## run.sh

```bash
#!/bin/bash
# the make line also repeats each setting of config.mk as NAME=value (left out here)
make -C /OpenROAD-flow-scripts/flow DESIGN_CONFIG=/design/flow/config.mk WORK_HOME=/design/flow/orfs CLKGATE_MAP_FILE= finish
```

## config.mk

```make
export PLATFORM = sky130hd
export DESIGN_NAME = top
export DESIGN_NICKNAME = top
export VERILOG_FILES = /design/flow/design.v
export SDC_FILE = /design/flow/constraint.sdc
export NUM_CORES = 4
export LEC_CHECK = 0
export CAP_MARGIN = 20
export CELL_PAD_IN_SITES_DETAIL_PLACEMENT = 1
export CELL_PAD_IN_SITES_GLOBAL_PLACEMENT = 3
export CORE_ASPECT_RATIO = 1.55
export CORE_MARGIN = 9
export CORE_UTILIZATION = 47
export CTS_CLUSTER_DIAMETER = 259
export GPL_ROUTABILITY_DRIVEN = 0
export GPL_TIMING_DRIVEN = 0
export HOLD_SLACK_MARGIN = 0.14
export MIN_ROUTING_LAYER = met2
export PLACE_DENSITY_LB_ADDON = 0.02
export SLEW_MARGIN = 35
```

## constraint.sdc

```tcl
create_clock -name core_clock -period 44.9 [get_ports {clk_i}]
set_input_delay 8.9800 -clock core_clock [delete_from_list [all_inputs] [get_ports {clk_i}]]
set_output_delay 8.9800 -clock core_clock [all_outputs]
set_load 0.01 [all_outputs]
```

## design.v

```verilog
`timescale 1ns / 1ps
module xbip_dsp48_macro_0 (
    input wire                 CLK,
    input wire                 CE,
    input wire signed  [7:0]   A,
    input wire signed  [7:0]   B,
    input wire signed  [30:0]  C,
    output wire signed [31:0]  P
);
assign P = A * B + C;
endmodule
`timescale 1ns / 1ps
module MAC(
    input wire rstn_i,
    input wire clk_i,
    input wire dsp_enable_i,
    input wire dsp_valid_i,
    input wire signed [7:0] dsp_input_i,
    input wire signed [7:0] dsp_weight_i,
    output wire valid_o_d,
    output reg done_o,
    output wire signed [31:0] dsp_output_o
);
reg signed [30:0] partial_sum;     
reg signed [31:0] dsp_output;
wire signed [31:0] dsp_temp;
wire dsp_valid_o;
reg [1:0] dsp_valid_delay;
assign dsp_output_o = dsp_output;
assign dsp_valid_o = dsp_valid_delay[0];
assign valid_o_d = dsp_valid_delay[1];
always @(posedge clk_i or negedge rstn_i) begin
    if (!rstn_i) begin
        partial_sum <= 0;
    end else if (valid_o_d) begin
        partial_sum <= 0;
    end else begin
        partial_sum <= $signed ({dsp_temp[31],dsp_temp[29:0]});
    end 
end
always @(posedge clk_i or negedge rstn_i) begin
    if (!rstn_i) begin
        dsp_valid_delay <=0;
    end
    else begin
        dsp_valid_delay[0] <= dsp_valid_i;
        dsp_valid_delay[1] <= dsp_valid_delay[0];
    end
end
always @(posedge clk_i or negedge rstn_i) begin    
    if(!rstn_i) begin
        dsp_output <= 0;
        done_o <= 0;
    end
    else if (dsp_valid_o) begin
        dsp_output <= dsp_temp;
        done_o <= 1;
    end
    else begin
        dsp_output <=0;
        done_o <= 0;
    end
end 
xbip_dsp48_macro_0 DSP_for_MAC (
    .CLK(clk_i),              
    .CE(dsp_enable_i),        
    .A(dsp_input_i),          
    .B(dsp_weight_i),         
    .C(partial_sum),          
    .P(dsp_temp)              
);
endmodule
module Quantize
#(
    parameter WIDTH_INPUT       = 32, 
    parameter WIDTH_OUTPUT      = 8,
    parameter NUM_CALCULATE     = 8,
    parameter SCALIING_FACTOR   = 2408, 
    parameter QUANTIZE_BIT      = 8
)
(
    input wire                              clk_i,           
    input wire                              rstn_i,          
    input wire                              i_q_en,          
    input wire signed   [WIDTH_INPUT-1:0]   din_i,           
    output wire signed  [WIDTH_OUTPUT-1:0]  o_qout,          
    output wire                             o_qvalid,        
    output wire                             done_o           
);
    localparam LOCAL_COUNTER = $clog2(NUM_CALCULATE);  
    reg         [LOCAL_COUNTER-1:0] rCnt;                
    reg signed  [WIDTH_INPUT-1:0]   rScaled;             
    reg signed  [WIDTH_OUTPUT-1:0]  rClipped;            
    reg     rEn_delay;                                   
    reg     q_valid;                                     
    reg     q_done;                                      
    always @(posedge clk_i) begin
        if (!rstn_i) begin
            rEn_delay <= 0;                        
        end else begin
            rEn_delay <= i_q_en;                   
        end
    end
    always @(posedge clk_i or negedge rstn_i) begin
        if (!rstn_i) begin
            rScaled <= 0;                           
        end else if(din_i >= 0) begin
            rScaled <= (din_i + SCALIING_FACTOR / 2) / SCALIING_FACTOR;  
        end else begin
            rScaled <= (din_i - SCALIING_FACTOR / 2) / SCALIING_FACTOR;  
        end
    end
    always @(posedge clk_i) begin
        if (!rstn_i) begin
            q_valid <= 0;                          
            q_done  <= 0;                          
        end else if (rEn_delay) begin
            q_valid <= 1;                          
        end else if (rCnt == NUM_CALCULATE-2) begin
            q_done  <= 1;                           
        end else if (rCnt == NUM_CALCULATE-1) begin
            q_done  <= 0;                           
            q_valid <= 0;                          
        end
    end
    always @(posedge clk_i) begin
        if (!rstn_i) begin
            rCnt    <= 0;                              
        end else if(q_valid) begin
            rCnt <= rCnt + 1;                       
        end else begin
            rCnt <= 0;                              
        end
    end
    always @(posedge clk_i or negedge rstn_i) begin
        if (!rstn_i) begin
            rClipped <= 0;                          
        end else if (q_valid | rEn_delay) begin
            case(rScaled[QUANTIZE_BIT:QUANTIZE_BIT-1])
                2'b01:  begin
                    rClipped <= {(QUANTIZE_BIT-1){1'b1}};  
                end
                2'b10:  begin
                    rClipped <= {1'b1,{(QUANTIZE_BIT-1){1'b0}}};  
                end
                default:    begin
                    rClipped <= rScaled[QUANTIZE_BIT-1:0];  
                end
            endcase
        end else begin
            rClipped <= 0;                          
        end
    end    
    assign o_qvalid = q_valid;                     
    assign done_o   = q_done;                        
    assign o_qout   = rClipped;                      
endmodule
module Dequantize
#(
    parameter WIDTH_INPUT       = 32,
    parameter WIDTH_OUTPUT      = 32,
    parameter SCALIING_FACTOR_X = 2408,   
    parameter SCALIING_FACTOR_Y = 134,    
    parameter NUM_COUNTER_BIT   = 3,
    parameter NUM_CALCULATE     = 4
)
(
    input wire  clk_i,                               
    input wire  rstn_i,                              
    input wire signed   [WIDTH_INPUT-1:0]   din_i,   
    input wire  valid_i,                             
    output wire valid_o,                             
    output wire done_o,                              
    output wire signed  [WIDTH_OUTPUT-1:0]  dout_o   
);
    reg         [NUM_COUNTER_BIT-1:0]   rCnt;            
    reg signed  [WIDTH_OUTPUT-1:0]      rScaled;         
    reg         q_done;                                  
    reg [1:0]   valid_delay;                             
    always @(posedge clk_i or negedge rstn_i) begin
        if (!rstn_i) begin
            rScaled <= 0;
        end else begin
            rScaled <= din_i * SCALIING_FACTOR_X * SCALIING_FACTOR_Y; 
        end
    end
    always @(posedge clk_i or negedge rstn_i) begin
        if (!rstn_i) begin
            q_done <= 0;
        end else if (rCnt == NUM_CALCULATE-2) begin
            q_done <= 1;
        end else if (rCnt == NUM_CALCULATE-1) begin
            q_done <= 0;
        end
    end
    always @(posedge clk_i or negedge rstn_i) begin
        if (!rstn_i) begin
            rCnt <= 0;
        end else if (valid_o) begin
            rCnt <= rCnt + 1;
        end else begin
            rCnt <= 0;
        end
    end
    always @(posedge clk_i or negedge rstn_i) begin
        if (!rstn_i) begin
            valid_delay <= 0;
        end else begin
            valid_delay[0] <= valid_i;
            valid_delay[1] <= valid_delay[0];
        end
    end
    assign done_o = q_done;
    assign valid_o = valid_delay[1];
    assign dout_o = rScaled;
endmodule
module top(
    input wire                  clk_i,           
    input wire                  rstn_i,          
    input wire                  start_i,         
    input wire signed   [31:0]  vector_x_i,      
    input wire signed   [31:0]  quant_w_i,       
    output wire                 done_o,          
    output wire signed  [31:0]  dout_o           
);
wire quantize_done;                        
wire dequantize_done;                      
wire signed [7:0]   quantized_data;          
wire signed [31:0]  mac_out [3:0];           
reg signed  [31:0]  mac_o [3:0];             
wire valid;                                
wire mac_done;                             
wire [3:0] mac_done_w;                     
assign mac_done = mac_done_w[0];
reg q_valid;                               
reg [31:0] q_in;                           
Quantize #(
    .WIDTH_INPUT(32), 
    .WIDTH_OUTPUT(8),
    .NUM_CALCULATE(8),                     
    .SCALIING_FACTOR(2408),                
    .QUANTIZE_BIT(8) 
) quantize_inst (
    .clk_i(clk_i),                         
    .rstn_i(rstn_i),                       
    .i_q_en(start_i),                      
    .din_i(vector_x_i),                    
    .o_qout(quantized_data),               
    .o_qvalid(valid),                      
    .done_o(quantize_done)                 
);
genvar i;
generate 
    for (i = 0; i < 4; i = i + 1) begin : mac_gen
        MAC mymac(
            .clk_i(clk_i),                 
            .rstn_i(rstn_i),               
            .dsp_enable_i(valid),          
            .dsp_valid_i(quantize_done),   
            .dsp_input_i(quantized_data),  
            .dsp_weight_i(quant_w_i[32-1-8*i:32-8*(i+1)]),  
            .done_o(mac_done_w[i]),        
            .dsp_output_o(mac_out[i])      
        );
        always @(posedge clk_i or negedge rstn_i) begin
            if (!rstn_i) begin
                mac_o[i] <= 0;             
            end else if (mac_done) begin
                mac_o[i] <= mac_out[i];    
            end
        end
    end
endgenerate
Dequantize #(
    .WIDTH_INPUT(32),                      
    .WIDTH_OUTPUT(32), 
    .SCALIING_FACTOR_X(2408), 
    .SCALIING_FACTOR_Y(134),
    .NUM_COUNTER_BIT(3),                   
    .NUM_CALCULATE(4) 
) dequantize_inst (
    .clk_i(clk_i),                         
    .rstn_i(rstn_i),                       
    .din_i(q_in),                          
    .valid_i(q_valid),                     
    .done_o(dequantize_done),              
    .dout_o(dout_o)                        
);
reg [1:0] qCnt;                            
always @(posedge clk_i or negedge rstn_i) begin
    if (!rstn_i) begin
        qCnt <= 0;                         
    end else if (q_valid) begin
        qCnt <= qCnt + 1;                  
    end
end
always @(posedge clk_i or negedge rstn_i) begin
    if (!rstn_i) begin
        q_valid <= 0;                      
    end else if (mac_done) begin
        q_valid <= 1;                      
    end else if (qCnt == 3) begin
        q_valid <= 0;                      
    end
end
always @(posedge clk_i or negedge rstn_i) begin
    if (!rstn_i) begin
        q_in <= 0;                         
    end else if (q_valid) begin
        q_in <= mac_o[qCnt];               
    end else begin
        q_in <= 0;                         
    end
end
assign done_o = dequantize_done ? 1 : 0;   
endmodule
```

==> results of run 1 <==
## metrics by stage
step / setup WS, ns / cells
after floorplan: 15.97 / 4867
after global placement: 9.98 / 6245
after detailed placement: 10.52 / 6255
after CTS: 11.05 / 6328
after global routing: 8.08 / 6339
final: 10.17 / 6351
## cell type report
| type | instances | area (µm²) |
|---|---|---|
| tap | 1287 | 1610 |
| antenna | 12 | 30.0 |
| clock buffer | 55 | 1190 |
| fill | 11053 | 45800 |
| timing repair buffer | 112 | 1180 |
| multi-input combinational | 3755 | 32300 |
| inverter | 516 | 1940 |
| sequential | 426 | 10600 |
| buffer | 170 | 762 |
| clock inverter | 18 | 178 |
## metal layers
layer | vias to the layer above | track usage [%] | part of all wire [%]
met5 | - | 7.56 | 0.52
met4 | 23 | 6.27 | 8.5
met3 | 1189 | 43.3 | 33
met2 | 13628 | 53.2 | 58
met1 | 18177 | - | 0
li1 | 16962 | - | -
==> flow_metrics.tcl, run 1 <==
# collected from the flow reports
set metrics [dict create \
    yosysMostFrequentCell "inv_1" \
    xor_share_pct 7.62 \
    required_ns 45.40 \
    fin_crit_sh_pct 77.4 \
    yosys_cells 4864 \
    num_vias 49979 \
    worst-path-buf-inv 12 \
    yosysTopAreaCell "dfrtp_1" \
    rsz0062_at_grt "false" \
    crit_cells 87 \
    synth.cellmix.compoundShare_pct 17.3 \
    clock-root-buffer "clkbuf_16" \
    htree_levels 2 \
    edf_count 0 \
    cts_hold_buf 0 \
    initCoreUtil_pct 47.6 \
    finish.instance_area_mm2 0.0498 \
    clk_latency_ns 0.62 \
    grt_util_all_layers_pct 38.6 \
    synth_top_area_share_pct 23.1 \
    worst_path_largest_cell_delay_ns 0.81 \
    slew_viol_final 0 \
    ant_nets 0 \
    num-nets-final 5838 \
    grt_pass1_vias 57092 \
    path_clk_slew_ns 0.06 \
    drc_errors 0 \
    synthArstFlopShare_pct 98.6 \
    syn_avg_cell_area_um2 9.35 \
    fin_skew_ns 0.0504 \
    fmax_mhz 28.8 \
    cts_tree "yes" \
    status "complete, no violations" \
    min_to "dequantize_inst.valid_delay[1]" \
    cp_max_fo 24 \
    fa_ha_area_share_pct 25.8 \
    routed_via_density 7.87 \
    holdWs_ns 0.353 \
    ys_sh_simple_pct 15.5 \
    fp.coreArea_mm2 0.0956 \
    crit_path_top_delay_cell "a222oi_1" \
    post-route-util_pct 52.1 \
    synth_seq_share_pct 23.4 \
    yosys_area_mm2 0.0455 \
    post_cts.repair.setup_buffers 0 \
    setup_viol 0 \
    place_hpwl_mm 106 \
    fin_tns_setup_ns 0 \
    grt_max_degree 85 \
    cts_resized 0 \
    max_slew_margin_pct 31.4 \
    clockBufferDepth 3 \
    hold_path_class "register to register" \
    reg2reg_from "quantize_inst.rClipped[3]" \
    startpoint "vector_x_i[31]" \
    wl_per_cell_um 21.8 \
    routed_wl_mm 138 \
    place_area_mm2 0.0483 \
    tool_warnings 36 \
    ios 100 \
    reg2reg_depth 34 \
    area_leaders "dfrtp_1 (23%), fa_1 (14%), ha_1 (12%), xnor2_1 (5.1%), and2_1 (4.4%)" \
    numSynthFlops 426 \
    critPathTopFamily "AND-OR/OR-AND gates" \
    crit_type "primary input to register" \
    worst-r2r-setup-slack_ns 35.86 \
    drt_iter0_drc 7441 \
    endpoint "quantize_inst.rScaled[6]" \
    hp-start "dequantize_inst.valid_delay[0]" \
    synthMuxAreaShare_pct 4.47 \
    rows 141 \
    dieArea_mm2 0.109 \
    whs_path_depth 0 \
    cp_data_arrival_time_ns 35.23 \
    numClockSinks 426 \
    top_cells_by_count "inv_1 (516), ha_1 (442), dfrtp_1 (420)" \
    synth.logic.top_family "adder cells" \
    grt_overflow_total 0 \
    hold_viol_final 0 \
    syn2layout_area_growth_pct 9.52 \
    numPortBuffers 91 \
    syn_area_mm2 0.0455 \
    synth-warning-count 6 \
    synth_cell_type_count 144 \
    die_width_um 268 \
    dr.pass1.iters 8 \
    synth-main-ff-cell "dfrtp_1" \
    die_y_um 405 \
    crit_path_end_kind "register" \
    start_kind "primary input" \
    r2r-end "mac_gen[0].mymac.partial_sum[27]" \
    worstMarginPinSlew_ns 1.03 \
    numCtsBuffers 41 \
    grt_pass1_wl_mm 220 \
    synthCells 4864 \
    antenna_found_initial 0 \
    maxCapViolations 0 \
    finalCriticalPeriod_ns 34.73 \
]
==> inputs of run 2 (changes only) <==
Settings changed: CAP_MARGIN 20 to 15, CELL_PAD_IN_SITES_GLOBAL_PLACEMENT 3 to default, CORE_ASPECT_RATIO 1.55 to 0.56, CORE_MARGIN 9 to 2, CORE_UTILIZATION 47 to 52, CTS_CLUSTER_DIAMETER 259 to 211, GPL_ROUTABILITY_DRIVEN 0 to default, GPL_TIMING_DRIVEN 0 to default, HOLD_SLACK_MARGIN 0.14 to default, MIN_ROUTING_LAYER met2 to default, PLACE_DENSITY_LB_ADDON 0.02 to 0.03, SETUP_SLACK_MARGIN from default to 1.5, SLEW_MARGIN 35 to 5, TNS_END_PERCENT from default to 10.
Clock period 44.9 ns to 28.2 ns, I/O delays scaled along.
==> flow_metrics.tcl, run 2 <==
# collected from the flow reports
set metrics [dict create \
    fmax_mhz 37.5 \
    maxCapViolations 0 \
    synth_top_area_share_pct 23.1 \
    path_clk_slew_ns 0.07 \
    max_slew_margin_pct 14.8 \
    initCoreUtil_pct 52.3 \
    worst-path-buf-inv 11 \
    synthCells 4864 \
    place_inst 6106 \
    drc_errors 0 \
    die_width_um 399 \
    hold_path_class "register to register" \
    synth_seq_share_pct 23.4 \
    antenna_found_initial 11 \
    setup_viol 0 \
    dieArea_mm2 0.0900 \
    synthArstFlopShare_pct 98.6 \
    worst_path_largest_cell_delay_ns 0.49 \
    endpoint "quantize_inst.rScaled[8]" \
    num-nets-final 5902 \
    r2r-end "dequantize_inst.rScaled[31]" \
    num_vias 37508 \
    worst-r2r-setup-slack_ns 18.92 \
    fin_crit_sh_pct 94.6 \
    drt_iter0_drc 2881 \
    crit_type "primary input to register" \
    numSynthFlops 426 \
    fa_ha_area_share_pct 25.8 \
    reg2reg_from "q_in[3]" \
    numClockSinks 426 \
    edf_count 0 \
    cp_data_arrival_time_ns 27.19 \
    clk_latency_ns 0.59 \
    fp.coreArea_mm2 0.0870 \
    grt_max_degree 83 \
    synth-warning-count 6 \
    hold_viol_final 0 \
    finalCriticalPeriod_ns 26.68 \
    grt_overflow_total 0 \
    grt_pass1_vias 38322 \
    dr.pass1.iters 7 \
    synth.logic.top_family "adder cells" \
    clockBufferDepth 3 \
    fin_tns_setup_ns 0 \
    synth-main-ff-cell "dfrtp_1" \
    worstMarginPinSlew_ns 1.28 \
    grt_util_all_layers_pct 29.3 \
    top_cells_by_count "inv_1 (516), ha_1 (442), dfrtp_1 (420)" \
    cts_tree "yes" \
    yosys_cells 4864 \
    xor_share_pct 7.62 \
    syn_area_mm2 0.0455 \
    hp-start "quantize_inst.q_done" \
    htree_levels 2 \
    synth_cell_type_count 144 \
    ant_nets 0 \
    slew_viol_final 0 \
    ys_sh_simple_pct 15.5 \
    stdcell_count 6280 \
    rsz0062_at_grt "false" \
    synthMuxAreaShare_pct 4.47 \
    holdWs_ns 0.349 \
    reg2reg_depth 42 \
    crit_path_top_delay_cell "o311ai_2" \
    routed_wl_mm 137 \
    nFillCells 9663 \
    grt_pass1_wl_mm 213 \
    cts_hold_buf 0 \
    fin_ws_ns 1.52 \
    gp_routability_congestion 0.940 \
    place_hpwl_mm 102 \
    numPortBuffers 95 \
    numCtsBuffers 40 \
    critPathTopFamily "AND-OR/OR-AND gates" \
    yosys_area_mm2 0.0455 \
    yosysMostFrequentCell "inv_1" \
    routed_via_density 5.97 \
    whs_path_depth 0 \
    cp_max_fo 10 \
    syn_avg_cell_area_um2 9.35 \
    crit_top_cell "buf_4" \
    post-route-util_pct 60.3 \
    crit_path_end_kind "register" \
    status "complete, no violations" \
    required_ns 28.71 \
    rows 81 \
    fin_skew_ns 0.0468 \
    clock-root-buffer "clkbuf_16" \
    ios 100 \
    min_to "mac_gen[3].mymac.dsp_valid_delay[0]" \
    crit_cells 87 \
    startpoint "vector_x_i[8]" \
    die_y_um 225 \
    place_ws_ns -0.956 \
    start_kind "primary input" \
    syn2layout_area_growth_pct 15.3 \
    wl_per_cell_um 21.8 \
    synth.cellmix.compoundShare_pct 17.3 \
    tool_warnings 35 \
    yosysTopAreaCell "dfrtp_1" \
    area_leaders "dfrtp_1 (23%), fa_1 (14%), ha_1 (12%), xnor2_1 (5.1%), and2_1 (4.4%)" \
]
[run 2: timing repair]
item	CTS	global route
cloned	1	1
gates resized	102	263
endpoints found under the setup margin	9	9
pin swaps	25	89
setup buffers	27	71
[run 2: layout make-up]
cell class | count | area (µm²) | share of cell area, %
Multi-Input combinational cell | 3756 | 34100 | 65.1
Sequential cell | 426 | 10600 | 20.3
Timing Repair Buffer | 346 | 2910 | 5.55
Inverter | 516 | 1940 | 3.70
Tap cell | 1162 | 1450 | 2.77
Clock buffer | 60 | 1190 | 2.26
Clock inverter | 13 | 178 | 0.339
Antenna cell | 1 | 2.50 | 0.00477
[run 2: per-stage QoR]
stage	area [µm²]
2_1_floorplan	45500
3_3_place_gp	48300
3_5_place_dp	48300
4_1_cts	50500
5_1_grt	52400
6_report	52400
[run 2: per-layer routing]
metal,up-vias,wire (µm),track usage (%)
met5,-,18,0
met4,4,1800,3.43
met3,149,9400,5.38
met2,1100,57800,41.8
met1,19030,67700,46.7
li1,17225,-,-
==> inputs of run 3 (changes only) <==
Settings changed: CAP_MARGIN 15 to 20, CELL_PAD_IN_SITES_DETAIL_PLACEMENT 1 to default, CORE_ASPECT_RATIO 0.56 to default, CORE_UTILIZATION 52 to 65, CTS_CLUSTER_DIAMETER 211 to default, PLACE_DENSITY_LB_ADDON 0.03 to default, SETUP_SLACK_MARGIN 1.5 to default, SLEW_MARGIN 5 to 20, TNS_END_PERCENT 10 to default.
Clock period 28.2 ns to 27.0 ns, I/O delays scaled along.
==> flow_metrics.tcl, run 3 <==
# collected from the flow reports
set metrics [dict create \
    synth_seq_share_pct 23.4 \
    synth-main-ff-cell "dfrtp_1" \
    maxCapViolations 0 \
    slew_viol_final 0 \
    required_ns 27.46 \
    r2r-end "dequantize_inst.rScaled[31]" \
    ant_nets 0 \
    yosys_area_mm2 0.0455 \
    area_leaders "dfrtp_1 (23%), fa_1 (14%), ha_1 (12%), xnor2_1 (5.1%), and2_1 (4.4%)" \
    fp.coreArea_mm2 0.0697 \
    reg2reg_depth 42 \
    htree_levels 2 \
    numSynthFlops 426 \
    fin_ws_ns 0.991 \
    cp_max_fo 17 \
    path_clk_slew_ns 0.06 \
    synthArstFlopShare_pct 98.6 \
    crit_path_end_kind "register" \
    gp_routability_congestion 0.904 \
    syn_avg_cell_area_um2 9.35 \
    die_y_um 269 \
    crit_path_top_delay_cell "clkdlybuf4s50_1" \
    grt_util_all_layers_pct 28.3 \
    synth-warning-count 6 \
    reg2reg_from "q_in[3]" \
    status "complete, no violations" \
    routed_wl_mm 101 \
    drt_iter0_drc 2057 \
    fin_crit_sh_pct 96.3 \
    startpoint "vector_x_i[2]" \
    cts_hold_buf 0 \
    start_kind "primary input" \
    grt_pass1_wl_mm 169 \
    top_cells_by_count "inv_1 (516), ha_1 (442), dfrtp_1 (420)" \
    xor_share_pct 7.62 \
    synth_top_area_share_pct 23.1 \
    hp-start "quantize_inst.q_done" \
    cts_tree "yes" \
    min_to "mac_gen[3].mymac.dsp_valid_delay[0]" \
    setup_viol 0 \
    clk_latency_ns 0.59 \
    worst-path-buf-inv 6 \
    die_width_um 269 \
    fin_skew_ns 0.0327 \
    synth.cellmix.compoundShare_pct 17.3 \
    dr.pass1.iters 6 \
    critPathTopFamily "AND-OR/OR-AND gates" \
    synth_cell_type_count 144 \
    drc_errors 0 \
    yosysMostFrequentCell "inv_1" \
    ios 100 \
    whs_path_depth 0 \
    grt_overflow_total 0 \
    wl_per_cell_um 16.8 \
    place_inst 5908 \
    stdcell_count 6004 \
    fmax_mhz 38.4 \
    clockBufferDepth 3 \
    grt_max_degree 212 \
    nFillCells 5424 \
    antenna_found_initial 0 \
    finalCriticalPeriod_ns 26.01 \
    syn_area_mm2 0.0455 \
    dieArea_mm2 0.0721 \
    hold_viol_final 0 \
    fa_ha_area_share_pct 25.8 \
    ys_sh_simple_pct 15.5 \
    clock-root-buffer "clkbuf_16" \
    initCoreUtil_pct 65.3 \
    diodes 0 \
    num-nets-final 5846 \
    numClockSinks 426 \
    place_hpwl_mm 77.9 \
    endpoint "quantize_inst.rScaled[6]" \
    numPortBuffers 95 \
    crit_type "primary input to register" \
    grt_pass1_vias 34917 \
    worst_path_largest_cell_delay_ns 0.55 \
    worstMarginPinSlew_ns 1.38 \
    synthCells 4864 \
    yosysTopAreaCell "dfrtp_1" \
    num_vias 35289 \
    worst-r2r-setup-slack_ns 18.20 \
    cp_data_arrival_time_ns 26.47 \
    syn2layout_area_growth_pct 10.5 \
    regArea_mm2 0.0106 \
    synth.logic.top_family "adder cells" \
    comb_area_mm2 0.0327 \
    tool_warnings 43 \
    hold_path_class "register to register" \
    crit_cells 82 \
    routed_via_density 5.88 \
    yosys_cells 4864 \
    numCtsBuffers 43 \
    max_slew_margin_pct 8.14 \
    place_ws_ns -0.337 \
    edf_count 0 \
    rows 97 \
    synthMuxAreaShare_pct 4.47 \
    post-route-util_pct 72.2 \
]
-- run 3: area by class of cell --
class / count / share of cell area, %
inverters: 516 / 3.85
repair buffers: 288 / 4.82
multi-input cells: 3755 / 65.1
flip-flops and latches: 426 / 21.2
clock buffers: 60 / 2.47
clock inverters: 19 / 0.261
well taps: 940 / 2.34
-- run 3: per-layer routing --
metal,track usage [%],vias to the layer above,share of wire (%)
li1,-,17126,-
met1,37.1,17360,44
met2,50.2,665,51
met3,2.06,138,3.1
met4,8.30,0,2.7
met5,0,-,0
-- run 3: what timing repair did --
item / in CTS / in global routing
setup buffers: 0 / 17
setup endpoints to repair: 0 / 9
gates resized: 0 / 91
-- run 3: per-stage QoR --
step | hold WS (ns) | TNS [ns] | area, µm²
after global placement | 0.345 | 0 | 48200
after floorplan | 0.329 | 0 | 45500
after CTS | 0.356 | 0 | 49600
final | 0.350 | 0 | 50300
after detailed placement | 0.344 | -1.26 | 48200
after global routing | 0.367 | -0.202 | 50300
==> inputs of run 4 (changes only) <==
Settings changed: ABC_AREA from default to 1, CAP_MARGIN 20 to 40, CORE_UTILIZATION 65 to 72, CTS_CLUSTER_SIZE from default to 76, HOLD_SLACK_MARGIN from default to 0.29, PLACE_DENSITY from default to 0.67, SETUP_SLACK_MARGIN from default to -1.39.
Clock period 27.0 ns to 17.4 ns, I/O delays scaled along.
==> flow_metrics.tcl, run 4 <==
# collected from the flow reports
set metrics [dict create \
    dieArea_mm2 0.0664 \
    grt_pass1_vias 42183 \
    clockBufferDepth 3 \
    stdcell_count 7439 \
    slew_viol_final 0 \
    gp_routability_congestion 0.911 \
    maxCapViolations 0 \
    numSynthFlops 426 \
    max_slew_margin_pct 37.3 \
    crit_path_end_kind "register" \
    synth_top_area_share_pct 22.7 \
    xor_share_pct 5.62 \
    status "failed layout checks" \
    synth_seq_share_pct 23.0 \
    fin_skew_ns 0.0372 \
    synthArstFlopShare_pct 98.6 \
    synth-warning-count 6 \
    required_ns 17.85 \
    hp-start "quantize_inst.q_done" \
    synthMuxAreaShare_pct 0.0297 \
    synth.logic.top_family "simple AND/OR/NAND/NOR gates" \
    place_area_mm2 0.0523 \
    grt_max_degree 113 \
    path_clk_slew_ns 0.07 \
    die_width_um 258 \
    whs_path_depth 0 \
    place_inst 7288 \
    htree_levels 2 \
    clk_latency_ns 0.59 \
    synth-main-ff-cell "dfrtp_1" \
    min_to "mac_gen[3].mymac.dsp_valid_delay[0]" \
    crit_type "primary input to register" \
    ys_sh_simple_pct 29.3 \
    syn2layout_area_growth_pct 19.3 \
    crit_top_cell "nand2_4" \
    fin_crit_sh_pct 116 \
    start_kind "primary input" \
    antenna_found_initial 3 \
    fmax_mhz 49.5 \
    cp_max_fo 12 \
    worst-r2r-setup-slack_ns 8.68 \
    num_vias 41329 \
    hold_path_class "register to register" \
    wl_per_cell_um 16.8 \
    endpoint "quantize_inst.rScaled[8]" \
    yosys_cells 5951 \
    hold_viol_final 0 \
    numPortBuffers 95 \
    fin_ws_ns -2.80 \
    rsz0062_at_grt "true" \
    finish.instance_area_mm2 0.0553 \
    num-nets-final 7373 \
    worst-path-buf-inv 28 \
    post-route-util_pct 87.3 \
    synthCells 5951 \
    check.faults "negative setup slack" \
    die_y_um 258 \
    clock-root-buffer "clkbuf_16" \
    grt_pass1_wl_mm 200 \
    synth.cellmix.compoundShare_pct 6.59 \
    reg2reg_depth 34 \
    crit_path_top_delay_cell "clkdlybuf4s50_1" \
    critPathTopFamily "simple AND/OR/NAND/NOR gates" \
    cp_data_arrival_time_ns 20.65 \
    yosysTopAreaCell "dfrtp_1" \
    rows 92 \
    edf_count 0 \
    grt_util_all_layers_pct 36.6 \
    synth_cell_type_count 67 \
    routed_wl_mm 125 \
    nFillCells 3492 \
    dr.pass1.iters 6 \
    syn_avg_cell_area_um2 7.78 \
    routed_via_density 5.56 \
    reg2reg_from "quantize_inst.rClipped[0]" \
    area_leaders "dfrtp_1 (23%), fa_1 (13%), nand2_1 (12%), ha_1 (12%), inv_1 (7.8%)" \
    yosys_area_mm2 0.0463 \
    cts_tree "yes" \
    cts_hold_buf 0 \
    drt_iter0_drc 3593 \
    yosysMostFrequentCell "nand2_1" \
    tool_warnings 42 \
    worst_path_largest_cell_delay_ns 0.58 \
    fa_ha_area_share_pct 25.2 \
    fp.coreArea_mm2 0.0633 \
    numCtsBuffers 43 \
    syn_area_mm2 0.0463 \
    top_cells_by_count "nand2_1 (1478), inv_1 (963), ha_1 (441)" \
    r2r-end "mac_gen[3].mymac.dsp_output[26]" \
    ios 100 \
    finalCriticalPeriod_ns 20.20 \
    drc_errors 0 \
    place_hpwl_mm 92.2 \
    ant_nets 0 \
    numClockSinks 426 \
    grt_overflow_total 0 \
    setup_viol 9 \
    initCoreUtil_pct 73.2 \
    crit_cells 150 \
    worstMarginPinSlew_ns 0.938 \
    startpoint "vector_x_i[24]" \
]
==> run 4: layer usage <==
| metal | GRT usage, % | part of all wire, % | up-vias |
|---|---|---|---|
| li1 | - | - | 19586 |
| met1 | 45.6 | 40 | 19824 |
| met2 | 65.3 | 50 | 1498 |
| met3 | 4.51 | 5.7 | 419 |
| met4 | 13.7 | 4.3 | 2 |
| met5 | 0 | 0.010 | - |
==> run 4: final cells by class <==
type                       count  area [µm²]  share of cell area (%)
sequential                   426       10600                    19.2
clock buffer                  55        1190                    2.16
antenna                        3        7.51                  0.0136
tap                          846        1060                    1.92
timing repair buffer         693        5840                    10.6
inverter                    1050        4030                    7.29
clock inverter                22         230                   0.417
multi-input combinational   4344       32300                    58.4
==> run 4: timing repair <==
action	CTS	global route
setup buffers	12	49
gates resized	35	162
endpoints found under the setup margin	9	9
cloned	4	6
pin swaps	26	96
==> run 4: metrics by stage <==
stage | setup slack (ns) | hold slack (ns) | TNS, ns
after global placement | -2.66 | 0.371 | -21.61
after CTS | -2.29 | 0.383 | -18.32
final | -2.80 | 0.394 | -23.10
after floorplan | -1.59 | 0.329 | -11.24
after detailed placement | -3.28 | 0.371 | -27.07
after global routing | -4.02 | 0.387 | -34.30
==> inputs of run 5 (changes only) <==
Settings changed: ABC_AREA 1 to default, CAP_MARGIN 40 to 20, CORE_MARGIN 2 to 6, CORE_UTILIZATION 72 to 59, CTS_CLUSTER_DIAMETER from default to 379, CTS_CLUSTER_SIZE 76 to 28, HOLD_SLACK_MARGIN 0.29 to default, PLACE_DENSITY 0.67 to 0.35, SETUP_SLACK_MARGIN -1.39 to default.
Clock period 17.4 ns to 33.0 ns, I/O delays scaled along.
==> flow_metrics.tcl, run 5 <==
# collected from the flow reports
set metrics [dict create \
    num_vias 34313 \
    ios 100 \
    fin_skew_ns 0.0347 \
    synthArstFlopShare_pct 98.6 \
    syn_area_mm2 0.0455 \
    initCoreUtil_pct 59.8 \
    r2r-end "dequantize_inst.rScaled[31]" \
    setup_viol 0 \
    yosysMostFrequentCell "inv_1" \
    grt_util_all_layers_pct 23.7 \
    edf_count 0 \
    tool_warnings 41 \
    antenna_found_initial 0 \
    ant_nets 0 \
    synth.cellmix.compoundShare_pct 17.3 \
    crit_cells 83 \
    grt_overflow_total 0 \
    die_y_um 290 \
    drt_iter0_drc 1801 \
    status "complete, no violations" \
    syn_avg_cell_area_um2 9.35 \
    grt_pass1_vias 34062 \
    place_ws_ns 1.24 \
    diodes 0 \
    gp_routability_congestion 0.884 \
    routed_via_density 5.82 \
    met2WireLength_mm 49.4 \
    cp_max_fo 25 \
    yosysTopAreaCell "dfrtp_1" \
    reg2reg_from "q_in[3]" \
    worst-path-buf-inv 6 \
    numClockSinks 426 \
    rsz0062_at_grt "false" \
    crit_path_end_kind "register" \
    crit_path_top_delay_cell "a21oi_2" \
    fin_ws_ns 2.22 \
    finalCriticalPeriod_ns 30.78 \
    syn2layout_area_growth_pct 5.39 \
    clock-root-buffer "clkbuf_16" \
    whs_path_depth 0 \
    worst-r2r-setup-slack_ns 24.21 \
    routed.top_layer "met4" \
    hold_path_class "register to register" \
    drt-met1-wl_mm 45.5 \
    xor_share_pct 7.62 \
    stdcell_count 5896 \
    required_ns 33.42 \
    slew_viol_final 0 \
    cp_data_arrival_time_ns 31.20 \
    endpoint "quantize_inst.rScaled[8]" \
    place_hpwl_mm 78.7 \
    met3WireLength_mm 2.71 \
    numPortBuffers 95 \
    worst_path_largest_cell_delay_ns 0.56 \
    yosys_area_mm2 0.0455 \
    dieArea_mm2 0.0839 \
    drc_errors 0 \
    cts_tree "yes" \
    nFillCells 6552 \
    ys_sh_simple_pct 15.5 \
    fp.coreArea_mm2 0.0761 \
    synth-warning-count 6 \
    grt_pass1_wl_mm 168 \
    numCtsBuffers 19 \
    rows 101 \
    fmax_mhz 32.5 \
    place_inst 5870 \
    clockBufferDepth 3 \
    htree_levels 1 \
    area_leaders "dfrtp_1 (23%), fa_1 (14%), ha_1 (12%), xnor2_1 (5.1%), and2_1 (4.4%)" \
    fa_ha_area_share_pct 25.8 \
    min_to "mac_gen[3].mymac.dsp_valid_delay[0]" \
    num-nets-final 5677 \
    synth-main-ff-cell "dfrtp_1" \
    synth_top_area_share_pct 23.1 \
    crit_type "primary input to register" \
    hp-start "quantize_inst.q_done" \
    wl_per_cell_um 17.0 \
    cts_hold_buf 0 \
    yosys_cells 4864 \
    reg2reg_depth 42 \
    grt_max_degree 113 \
    hold_viol_final 0 \
    synth.logic.top_family "adder cells" \
    post-route-util_pct 63.0 \
    synth_cell_type_count 144 \
    clk_latency_ns 0.55 \
    fin_tns_setup_ns 0 \
    max_slew_margin_pct 30.0 \
    start_kind "primary input" \
    critPathTopFamily "AND-OR/OR-AND gates" \
    fin_crit_sh_pct 93.3 \
    maxCapViolations 0 \
    synthCells 4864 \
    die_width_um 290 \
    dr.pass1.iters 6 \
    top_cells_by_count "inv_1 (516), ha_1 (442), dfrtp_1 (420)" \
    synth_seq_share_pct 23.4 \
    routed_wl_mm 100 \
    startpoint "vector_x_i[31]" \
    path_clk_slew_ns 0.12 \
    synthMuxAreaShare_pct 4.47 \
    worstMarginPinSlew_ns 1.04 \
    numSynthFlops 426 \
    crit_top_cell "xnor2_1" \
]
## run 5: cell type report
cell class                      instances  area (µm²)  area share [%]
Clock buffer                           25         498            1.04
Clock inverter                          1        30.0          0.0626
Inverter                              516        1940            4.04
Multi-Input combinational cell       3755       32200            67.2
Sequential cell                       426       10600            22.2
Tap cell                             1030        1290            2.69
Timing Repair Buffer                  143        1320            2.75
## run 5: repair_timing
| action | 4_1_cts | 5_1_grt |
|---|---|---|
| endpoints found under the setup margin | 0 | 9 |
| resized | 0 | 6 |
| endpoints found under the hold margin | 0 | 0 |
| buffers inserted | 0 | 0 |
## run 5: routing by layer
metal | vias up | GRT usage [%]
met3 | 118 | 1.49
met5 | - | 0
li1 | 16765 | -
met2 | 580 | 42.0
met1 | 16850 | 32.3
met4 | 0 | 5.25
## run 5: per-stage QoR
step / hold slack, ns / cell area [µm²]
floorplan: 0.329 / 45500
global placement: 0.334 / 47400
detailed placement: 0.334 / 47400
CTS: 0.351 / 47900
global route: 0.361 / 47900
finish: 0.350 / 47900
==> inputs of run 6 (changes only) <==
Settings changed: CORE_MARGIN 6 to 2, CORE_UTILIZATION 59 to 40, CTS_CLUSTER_DIAMETER 379 to default, CTS_CLUSTER_SIZE 28 to default, PLACE_DENSITY 0.35 to default.
==> flow_metrics.tcl, run 6 <==
# collected from the flow reports
set metrics [dict create \
    status "complete, no violations" \
    routed_wl_mm 102 \
    synth.cellmix.compoundShare_pct 17.3 \
    fin_crit_sh_pct 93.4 \
    numCtsBuffers 46 \
    numClockSinks 426 \
    synthCells 4864 \
    grt_max_degree 158 \
    start_kind "primary input" \
    slew_viol_final 0 \
    cts_hold_buf 0 \
    edf_count 0 \
    top_cells_by_count "inv_1 (516), ha_1 (442), dfrtp_1 (420)" \
    hold_path_class "register to register" \
    maxCapViolations 0 \
    wl_per_cell_um 15.9 \
    hp-start "quantize_inst.q_done" \
    syn2layout_area_growth_pct 9.03 \
    numSynthFlops 426 \
    ios 100 \
    xor_share_pct 7.62 \
    rsz0062_at_grt "false" \
    fin_ws_ns 2.16 \
    fa_ha_area_share_pct 25.8 \
    holdWs_ns 0.346 \
    area_leaders "dfrtp_1 (23%), fa_1 (14%), ha_1 (12%), xnor2_1 (5.1%), and2_1 (4.4%)" \
    r2r-end "dequantize_inst.rScaled[31]" \
    rows 123 \
    tool_warnings 41 \
    nFillCells 10951 \
    grt_pass1_wl_mm 172 \
    grt_pass1_vias 34826 \
    place_ws_ns 0.974 \
    reg2reg_depth 40 \
    die_width_um 341 \
    cp_data_arrival_time_ns 31.30 \
    crit_path_top_delay_cell "a311oi_4" \
    whs_path_depth 0 \
    fin_tns_setup_ns 0 \
    place_hpwl_mm 78.9 \
    path_clk_slew_ns 0.06 \
    worstMarginPinSlew_ns 1.09 \
    min_to "mac_gen[3].mymac.dsp_valid_delay[0]" \
    yosysTopAreaCell "dfrtp_1" \
    startpoint "vector_x_i[31]" \
    drt_iter0_drc 1976 \
    synth_top_area_share_pct 23.1 \
    regArea_mm2 0.0106 \
    synth_seq_share_pct 23.4 \
    drc_errors 0 \
    max_slew_margin_pct 27.1 \
    worst-r2r-setup-slack_ns 24.47 \
    reg2reg_from "q_in[3]" \
    ys_sh_simple_pct 15.5 \
    stdcell_count 6417 \
    hold_viol_final 0 \
    fmax_mhz 32.4 \
    endpoint "quantize_inst.rScaled[8]" \
    clk_latency_ns 0.59 \
    crit_type "primary input to register" \
    routed_via_density 5.37 \
    numPortBuffers 95 \
    comb_area_mm2 0.0323 \
    gp_routability_congestion 0.865 \
    num_vias 34439 \
    num-nets-final 5696 \
    htree_levels 2 \
    antenna_found_initial 0 \
    cp_max_fo 25 \
    clock-root-buffer "clkbuf_16" \
    synth-warning-count 6 \
    dr.pass1.iters 8 \
    yosys_cells 4864 \
    fin_skew_ns 0.0339 \
    synth-main-ff-cell "dfrtp_1" \
    finalCriticalPeriod_ns 30.84 \
    synth_cell_type_count 144 \
    syn_avg_cell_area_um2 9.35 \
    syn_area_mm2 0.0455 \
    clockBufferDepth 3 \
    cts_tree "yes" \
    dieArea_mm2 0.116 \
    fp.coreArea_mm2 0.113 \
    yosysMostFrequentCell "inv_1" \
    place_inst 6332 \
    worst-path-buf-inv 4 \
    ant_nets 0 \
    crit_top_cell "a21oi_1" \
    worst_path_largest_cell_delay_ns 0.61 \
    synthMuxAreaShare_pct 4.47 \
    synthArstFlopShare_pct 98.6 \
    grt_util_all_layers_pct 17.5 \
    critPathTopFamily "AND-OR/OR-AND gates" \
    post-route-util_pct 44.0 \
    crit_path_end_kind "register" \
    die_y_um 341 \
    synth.logic.top_family "adder cells" \
    setup_viol 0 \
    crit_cells 81 \
    required_ns 33.46 \
    grt_overflow_total 0 \
    initCoreUtil_pct 40.4 \
    yosys_area_mm2 0.0455 \
]
==> run 6: through the flow <==
step,instance area (µm²)
2_1_floorplan,45500
3_3_place_gp,47900
3_5_place_dp,47900
4_1_cts,49500
5_1_grt,49600
6_report,49600
==> run 6: layer usage <==
metal | wire length [µm] | global-route usage, % | part of all wire [%]
met5 | 0 | 0 | 0
met4 | 2210 | 4.11 | 2.2
met2 | 50000 | 30.6 | 49
met3 | 3190 | 1.67 | 3.1
met1 | 46400 | 23.3 | 46
==> run 6: final cells by class <==
cell class                      instances  area share (%)
Antenna cell                            1         0.00504
Clock buffer                           64            2.76
Clock inverter                         20           0.517
Inverter                              516            3.90
Multi-Input combinational cell       3755            65.0
Sequential cell                       426            21.4
Tap cell                             1500            3.78
Timing Repair Buffer                  135            2.56
==> run 6: what timing repair did <==
action,in CTS,in global routing
resized,0,9
setup endpoints to repair,0,9
buffers inserted,0,0
==> inputs of run 7 (changes only) <==
Settings changed: CORE_UTILIZATION 40 to 66.
Clock period 33.0 ns to 11.2 ns, I/O delays scaled along.
==> flow_metrics.tcl, run 7 <==
# collected from the flow reports
set metrics [dict create \
    synth_top_area_share_pct 23.1 \
    die_width_um 267 \
    htree_levels 2 \
    slew_viol_final 0 \
    rsz0062_at_grt "true" \
    worst-r2r-setup-slack_ns 2.23 \
    finalCriticalPeriod_ns 21.36 \
    cp_max_fo 7 \
    hp-start "quantize_inst.q_done" \
    worst-path-buf-inv 19 \
    crit_type "primary input to register" \
    ant_nets 0 \
    crit_cells 94 \
    numPortBuffers 95 \
    numSynthFlops 426 \
    diodes 0 \
    wl_per_cell_um 18.1 \
    fa_ha_area_share_pct 25.8 \
    grt_pass1_vias 40706 \
    fin_tns_setup_ns -89.87 \
    xor_share_pct 7.62 \
    yosys_area_mm2 0.0455 \
    synth-main-ff-cell "dfrtp_1" \
    crit_top_cell "buf_4" \
    cts_tree "yes" \
    check.faults "negative setup slack" \
    num_vias 39498 \
    syn_area_mm2 0.0455 \
    dr.pass1.iters 7 \
    clock-root-buffer "clkbuf_16" \
    path_clk_slew_ns 0.06 \
    yosys_cells 4864 \
    endpoint "quantize_inst.rScaled[4]" \
    setup_viol 9 \
    required_ns 11.64 \
    routed_via_density 5.90 \
    min_to "mac_gen[3].mymac.dsp_valid_delay[0]" \
    place_inst 6458 \
    fin_ws_ns -10.16 \
    routed_wl_mm 121 \
    rows 96 \
    initCoreUtil_pct 66.5 \
    reg2reg_from "q_in[4]" \
    maxCapViolations 0 \
    synth-warning-count 6 \
    cp_data_arrival_time_ns 21.80 \
    die_y_um 267 \
    ios 100 \
    yosysTopAreaCell "dfrtp_1" \
    synth_seq_share_pct 23.4 \
    startpoint "vector_x_i[18]" \
    use_met1_pct 41.4 \
    synthMuxAreaShare_pct 4.47 \
    ys_sh_simple_pct 15.5 \
    yosysMostFrequentCell "inv_1" \
    grt_pass1_wl_mm 197 \
    hold_viol_final 0 \
    r2r-end "dequantize_inst.rScaled[31]" \
    drc_errors 0 \
    fin_skew_ns 0.0321 \
    synthCells 4864 \
    start_kind "primary input" \
    fmax_mhz 46.8 \
    fp.coreArea_mm2 0.0685 \
    worstMarginPinSlew_ns 1.16 \
    reg2reg_depth 42 \
    num-nets-final 6591 \
    clk_latency_ns 0.58 \
    grt_overflow_total 0 \
    grt_util_all_layers_pct 33.6 \
    whs_path_depth 0 \
    clockBufferDepth 3 \
    gr-usage-met3_pct 2.98 \
    worst_path_largest_cell_delay_ns 0.52 \
    post-route-util_pct 84.6 \
    dieArea_mm2 0.0710 \
    crit_path_top_delay_cell "or4b_4" \
    crit_path_end_kind "register" \
    numCtsBuffers 41 \
    grt_busiest_layer "met2" \
    max_slew_margin_pct 21.9 \
    numClockSinks 426 \
    stdcell_count 6689 \
    syn2layout_area_growth_pct 27.3 \
    syn_avg_cell_area_um2 9.35 \
    critPathTopFamily "AND-OR/OR-AND gates" \
    place_hpwl_mm 86.3 \
    place_ws_ns -11.21 \
    edf_count 0 \
    area_leaders "dfrtp_1 (23%), fa_1 (14%), ha_1 (12%), xnor2_1 (5.1%), and2_1 (4.4%)" \
    drt_iter0_drc 2629 \
    antenna_found_initial 0 \
    gp_routability_congestion 0.936 \
    synth.cellmix.compoundShare_pct 17.3 \
    grt_max_degree 135 \
    gr-usage-met2_pct 61.6 \
    synth.logic.top_family "adder cells" \
    synthArstFlopShare_pct 98.6 \
    synth_cell_type_count 144 \
    status "failed layout checks" \
    fin_crit_sh_pct 191 \
    tool_warnings 44 \
    top_cells_by_count "inv_1 (516), ha_1 (442), dfrtp_1 (420)" \
    hold_path_class "register to register" \
]
-- run 7: final cells by class --
cell class	instances	area, µm²
sequential	426	10600
inverter	516	1950
multi-input combinational	3756	34600
timing repair buffer	1034	8230
fill	3985	10500
clock buffer	61	1200
clock inverter	14	191
tap	882	1100
-- run 7: metal layers --
metal | vias up | routed length [µm]
met3 | 290 | 4480
met1 | 19571 | 49100
met4 | 0 | 4490
met5 | - | 0
li1 | 18614 | -
met2 | 1023 | 63100
-- run 7: repair_timing --
item / in CTS / in global routing
cloned: 2 / 0
endpoints found under the setup margin: 9 / 9
resized: 259 / 139
pin swaps: 157 / 122
hold buffers: 0 / 0
setup buffers: 117 / 40
-- run 7: per-stage QoR --
step	hold WS [ns]	cell area [µm²]
after CTS	0.357	56900
final	0.351	57900
after global placement	0.345	53500
after global routing	0.360	57900
after floorplan	0.329	46300
after detailed placement	0.345	53500
==> inputs of run 8 (changes only) <==
Settings changed: ABC_AREA from default to 1, CORE_UTILIZATION 66 to 72, CTS_CLUSTER_DIAMETER from default to 370, CTS_CLUSTER_SIZE from default to 10, SETUP_SLACK_MARGIN from default to 1.23.
Clock period 11.2 ns to 5.78 ns, I/O delays scaled along.
==> flow_metrics.tcl, run 8 <==
# collected from the flow reports
set metrics [dict create \
    status "stopped before the end" \
    yosysTopAreaCell "dfrtp_1" \
    initCoreUtil_pct 73.2 \
    syn_area_mm2 0.0463 \
    top_cells_by_count "nand2_1 (1478), inv_1 (963), ha_1 (441)" \
    yosys_cells 5951 \
    area_leaders "dfrtp_1 (23%), fa_1 (13%), nand2_1 (12%), ha_1 (12%), inv_1 (7.8%)" \
    edf_count 0 \
    numPortBuffers 95 \
    synth.logic.top_family "simple AND/OR/NAND/NOR gates" \
    numSynthFlops 426 \
    synth_cell_type_count 67 \
    synth_top_area_share_pct 22.7 \
    fp.coreArea_mm2 0.0633 \
    ys_sh_simple_pct 29.3 \
    ios 100 \
    dieArea_mm2 0.0664 \
    fa_ha_area_share_pct 25.2 \
    xor_share_pct 5.62 \
    stop_error "[ERROR DPL-0038] Utilization greater than 100%, impossible to legalize" \
    syn_avg_cell_area_um2 7.78 \
    place_area_mm2 0.0574 \
    yosys_area_mm2 0.0463 \
    synth-warning-count 6 \
    synthCells 5951 \
    place_hpwl_mm 116 \
    synth.cellmix.compoundShare_pct 6.59 \
    lastStage "clock tree synthesis (4_1_cts)" \
    die_width_um 258 \
    synthArstFlopShare_pct 98.6 \
    synth-main-ff-cell "dfrtp_1" \
    rows 92 \
    yosysMostFrequentCell "nand2_1" \
    die_y_um 258 \
    synth_seq_share_pct 23.0 \
    gp_routability_congestion 0.928 \
    synthMuxAreaShare_pct 0.0297 \
]
==> run 8: metrics by stage <==
step	setup WS (ns)	util [%]	std cells
after global placement	-11.97	90.6	7808
after detailed placement	-13.03	90.6	7808
after floorplan	-10.79	-	5954
==> inputs of run 9 (changes only) <==
Settings changed: ABC_AREA 1 to default, CAP_MARGIN 20 to 5, CELL_PAD_IN_SITES_DETAIL_PLACEMENT from default to 1, CORE_ASPECT_RATIO from default to 1.8, CORE_MARGIN 2 to 10, CORE_UTILIZATION 72 to 40, CTS_CLUSTER_DIAMETER 370 to default, CTS_CLUSTER_SIZE 10 to 89, GPL_ROUTABILITY_DRIVEN from default to 0, GPL_TIMING_DRIVEN from default to 0, MAX_ROUTING_LAYER from default to met4, MIN_ROUTING_LAYER from default to met2, SETUP_SLACK_MARGIN 1.23 to 5.0, SLEW_MARGIN 20 to 10.
Clock period 5.78 ns to 49.8 ns, I/O delays scaled along.
==> flow_metrics.tcl, run 9 <==
# collected from the flow reports
set metrics [dict create \
    crit_cells 86 \
    tool_warnings 41 \
    cts_resized 0 \
    ios 100 \
    place_ws_ns 14.22 \
    required_ns 50.32 \
    dieArea_mm2 0.128 \
    reg2reg_depth 38 \
    synth_seq_share_pct 23.4 \
    fin_tns_setup_ns 0 \
    rows 166 \
    hold_path_class "register to register" \
    setup_viol 0 \
    fin_skew_ns 0.0362 \
    numCtsBuffers 45 \
    crit_path_top_delay_cell "nor4_1" \
    finalCriticalPeriod_ns 36.70 \
    cts_tree "yes" \
    syn_area_mm2 0.0455 \
    endpoint "quantize_inst.rScaled[6]" \
    numClockSinks 426 \
    area_leaders "dfrtp_1 (23%), fa_1 (14%), ha_1 (12%), xnor2_1 (5.1%), and2_1 (4.4%)" \
    start_kind "primary input" \
    grt_overflow_total 0 \
    status "complete, no violations" \
    synthMuxAreaShare_pct 4.47 \
    synth_cell_type_count 144 \
    numSynthFlops 426 \
    hp-start "dequantize_inst.valid_delay[0]" \
    grt_max_degree 111 \
    place_hpwl_mm 110 \
    grt_pass1_wl_mm 223 \
    routed_wl_mm 143 \
    synthCells 4864 \
    cp_max_fo 24 \
    maxCapViolations 0 \
    syn_avg_cell_area_um2 9.35 \
    slew_viol_final 0 \
    worstMarginPinSlew_ns 1.22 \
    hold_viol_final 0 \
    edf_count 0 \
    post_cts.repair.setup_buffers 0 \
    fin_ws_ns 13.10 \
    r2r-end "mac_gen[0].mymac.dsp_output[27]" \
    cp_data_arrival_time_ns 37.22 \
    min_to "dequantize_inst.valid_delay[1]" \
    synthArstFlopShare_pct 98.6 \
    fa_ha_area_share_pct 25.8 \
    top_cells_by_count "inv_1 (516), ha_1 (442), dfrtp_1 (420)" \
    synth-warning-count 6 \
    initCoreUtil_pct 40.1 \
    die_width_um 271 \
    clockBufferDepth 3 \
    htree_levels 2 \
    path_clk_slew_ns 0.06 \
    ant_nets 0 \
    crit_path_end_kind "register" \
    post-route-util_pct 44.2 \
    whs_path_depth 0 \
    die_y_um 472 \
    synth.logic.top_family "adder cells" \
    crit_top_cell "a21oi_1" \
    syn2layout_area_growth_pct 10.2 \
    grt_pass1_vias 57375 \
    critPathTopFamily "AND-OR/OR-AND gates" \
    clk_latency_ns 0.62 \
    num_vias 50629 \
    drc_errors 0 \
    yosys_area_mm2 0.0455 \
    antenna_found_initial 0 \
    fp.coreArea_mm2 0.113 \
    worst-r2r-setup-slack_ns 40.37 \
    yosysTopAreaCell "dfrtp_1" \
    yosysMostFrequentCell "inv_1" \
    routed_via_density 7.69 \
    reg2reg_from "quantize_inst.rClipped[0]" \
    dr.pass1.iters 19 \
    worst-path-buf-inv 12 \
    synth.cellmix.compoundShare_pct 17.3 \
    num-nets-final 5833 \
    worst_path_largest_cell_delay_ns 0.97 \
    fin_crit_sh_pct 73.7 \
    synth-main-ff-cell "dfrtp_1" \
    ys_sh_simple_pct 15.5 \
    fmax_mhz 27.2 \
    yosys_cells 4864 \
    drt_iter0_drc 9400 \
    startpoint "vector_x_i[31]" \
    wl_per_cell_um 21.7 \
    rsz0062_at_grt "false" \
    clock-root-buffer "clkbuf_16" \
    max_slew_margin_pct 18.1 \
    grt_util_all_layers_pct 34.5 \
    xor_share_pct 7.62 \
    cts_hold_buf 0 \
    crit_type "primary input to register" \
    synth_top_area_share_pct 23.1 \
    numPortBuffers 91 \
]
run 9: layout make-up:
type                       count  area (µm²)
buffer                       170         753
multi-input combinational   3755       32200
clock inverter                24         277
inverter                     516        1940
fill                       13229       63200
timing repair buffer         103        1120
antenna                       21        52.6
sequential                   426       10600
tap                         1512        1890
clock buffer                  57        1250
run 9: metal layers:
layer / global-route usage (%) / wire (µm)
met1: - / 0
met4: 9.28 / 16500
met3: 34.7 / 45600
met2: 45.7 / 80800
met5: - / 0
run 9: metrics by stage:
stage | hold slack [ns] | cell area (µm²) | std cells
after floorplan | 0.329 | 45500 | 4867
after global placement | 0.337 | 48300 | 6470
after detailed placement | 0.339 | 48500 | 6478
after CTS | 0.353 | 50000 | 6559
after global routing | 0.363 | 50100 | 6563
final | 0.350 | 50200 | 6584
==> inputs of run 10 (changes only) <==
Settings changed: CAP_MARGIN 5 to 20, CELL_PAD_IN_SITES_GLOBAL_PLACEMENT from default to 2, CORE_ASPECT_RATIO 1.8 to 0.93, CORE_MARGIN 10 to 2, CTS_CLUSTER_DIAMETER from default to 113, CTS_CLUSTER_SIZE 89 to default, GPL_TIMING_DRIVEN 0 to default, MAX_ROUTING_LAYER met4 to default, MIN_ROUTING_LAYER met2 to default, SETUP_SLACK_MARGIN 5.0 to default, SLEW_MARGIN 10 to 20, TNS_END_PERCENT from default to 10.
Clock period 49.8 ns to 33.0 ns, I/O delays scaled along.
==> flow_metrics.tcl, run 10 <==
# collected from the flow reports
set metrics [dict create \
    status "complete, no violations" \
    clockBufferDepth 3 \
    synth_cell_type_count 144 \
    clock-root-buffer "clkbuf_16" \
    setup_viol 0 \
    cts_tree "yes" \
    edf_count 0 \
    ios 100 \
    routed_via_density 5.36 \
    synth-warning-count 6 \
    numSynthFlops 426 \
    die_width_um 354 \
    post-route-util_pct 44.1 \
    fin_crit_sh_pct 92.9 \
    rows 119 \
    ys_sh_simple_pct 15.5 \
    maxCapViolations 0 \
    wl_per_cell_um 18.5 \
    worst-path-buf-inv 5 \
    path_clk_slew_ns 0.05 \
    worstMarginPinSlew_ns 1.07 \
    fa_ha_area_share_pct 25.8 \
    diodes 0 \
    reg2reg_from "q_in[3]" \
    numClockSinks 426 \
    synthMuxAreaShare_pct 4.47 \
    drc_errors 0 \
    hold_viol_final 0 \
    grt_busiest_layer "met2" \
    place_hpwl_mm 93.9 \
    tool_warnings 37 \
    synth.cellmix.compoundShare_pct 17.3 \
    numPortBuffers 95 \
    critPathTopFamily "AND-OR/OR-AND gates" \
    nFillCells 12716 \
    crit_path_top_delay_cell "o311ai_1" \
    syn2layout_area_growth_pct 9.64 \
    fin_skew_ns 0.0415 \
    max_slew_margin_pct 28.7 \
    endpoint "quantize_inst.rScaled[6]" \
    yosysTopAreaCell "dfrtp_1" \
    crit_top_cell "a21oi_1" \
    crit_path_end_kind "register" \
    synth_seq_share_pct 23.4 \
    post_cts.repair.setup_buffers 0 \
    gr-usage-met2_pct 36.6 \
    ant_nets 0 \
    cp_max_fo 25 \
    area_leaders "dfrtp_1 (23%), fa_1 (14%), ha_1 (12%), xnor2_1 (5.1%), and2_1 (4.4%)" \
    worst-r2r-setup-slack_ns 24.29 \
    fmax_mhz 32.6 \
    synthCells 4864 \
    required_ns 33.45 \
    grt_pass1_wl_mm 199 \
    xor_share_pct 7.62 \
    num-nets-final 5721 \
    cp_data_arrival_time_ns 31.12 \
    initCoreUtil_pct 40.3 \
    grt_overflow_total 0 \
    numCtsBuffers 48 \
    antenna_found_initial 2 \
    reg2reg_depth 42 \
    htree_levels 2 \
    whs_path_depth 0 \
    syn_avg_cell_area_um2 9.35 \
    place_ws_ns 0.911 \
    rsz0062_at_grt "false" \
    yosys_cells 4864 \
    use_met1_pct 28.3 \
    finalCriticalPeriod_ns 30.67 \
    fin_tns_setup_ns 0 \
    slew_viol_final 0 \
    crit_type "primary input to register" \
    r2r-end "dequantize_inst.rScaled[31]" \
    yosysMostFrequentCell "inv_1" \
    yosys_area_mm2 0.0455 \
    grt_max_degree 81 \
    synth_top_area_share_pct 23.1 \
    min_to "mac_gen[3].mymac.dsp_valid_delay[0]" \
    synth.logic.top_family "adder cells" \
    worst_path_largest_cell_delay_ns 0.54 \
    dr.pass1.iters 5 \
    hold_path_class "register to register" \
    die_y_um 329 \
    num_vias 34596 \
    crit_cells 82 \
    grt_pass1_vias 36954 \
    fin_ws_ns 2.33 \
    synth-main-ff-cell "dfrtp_1" \
    startpoint "vector_x_i[31]" \
    syn_area_mm2 0.0455 \
    routed_wl_mm 120 \
    dieArea_mm2 0.116 \
    grt_util_all_layers_pct 20.8 \
    fp.coreArea_mm2 0.113 \
    top_cells_by_count "inv_1 (516), ha_1 (442), dfrtp_1 (420)" \
    synthArstFlopShare_pct 98.6 \
    hp-start "quantize_inst.q_done" \
    clk_latency_ns 0.61 \
    start_kind "primary input" \
    drt_iter0_drc 1703 \
    gr-usage-met3_pct 1.40 \
]
==> run 10: routing by layer <==
layer / vias up / routed length, µm
met5: - / 0
met4: 0 / 2130
met3: 102 / 1990
met2: 263 / 58900
met1: 17385 / 56500
li1: 16846 / -
==> run 10: cell type report <==
class                      instances  area, µm²  area share (%)
clock buffer                      63       1360            2.72
clock inverter                    25        348           0.697
timing repair buffer             158       1450            2.90
tap                             1512       1890            3.79
inverter                         516       1940            3.88
multi-input combinational       3755      32300            64.7
sequential                       426      10600            21.3
==> run 10: timing repair <==
item / 4_1_cts / 5_1_grt
hold buffers: 0 / 0
setup endpoints to repair: 0 / 9
resized: 0 / 9
==> run 10: metrics by stage <==
| stage | instance area (µm²) | hold slack (ns) | instances |
|---|---|---|---|
| after global placement | 48100 | 0.335 | 6366 |
| after global routing | 49900 | 0.348 | 6455 |
| final | 49900 | 0.339 | 6455 |
| after CTS | 49800 | 0.340 | 6454 |
| after floorplan | 45500 | 0.329 | 4867 |
| after detailed placement | 48100 | 0.333 | 6366 |
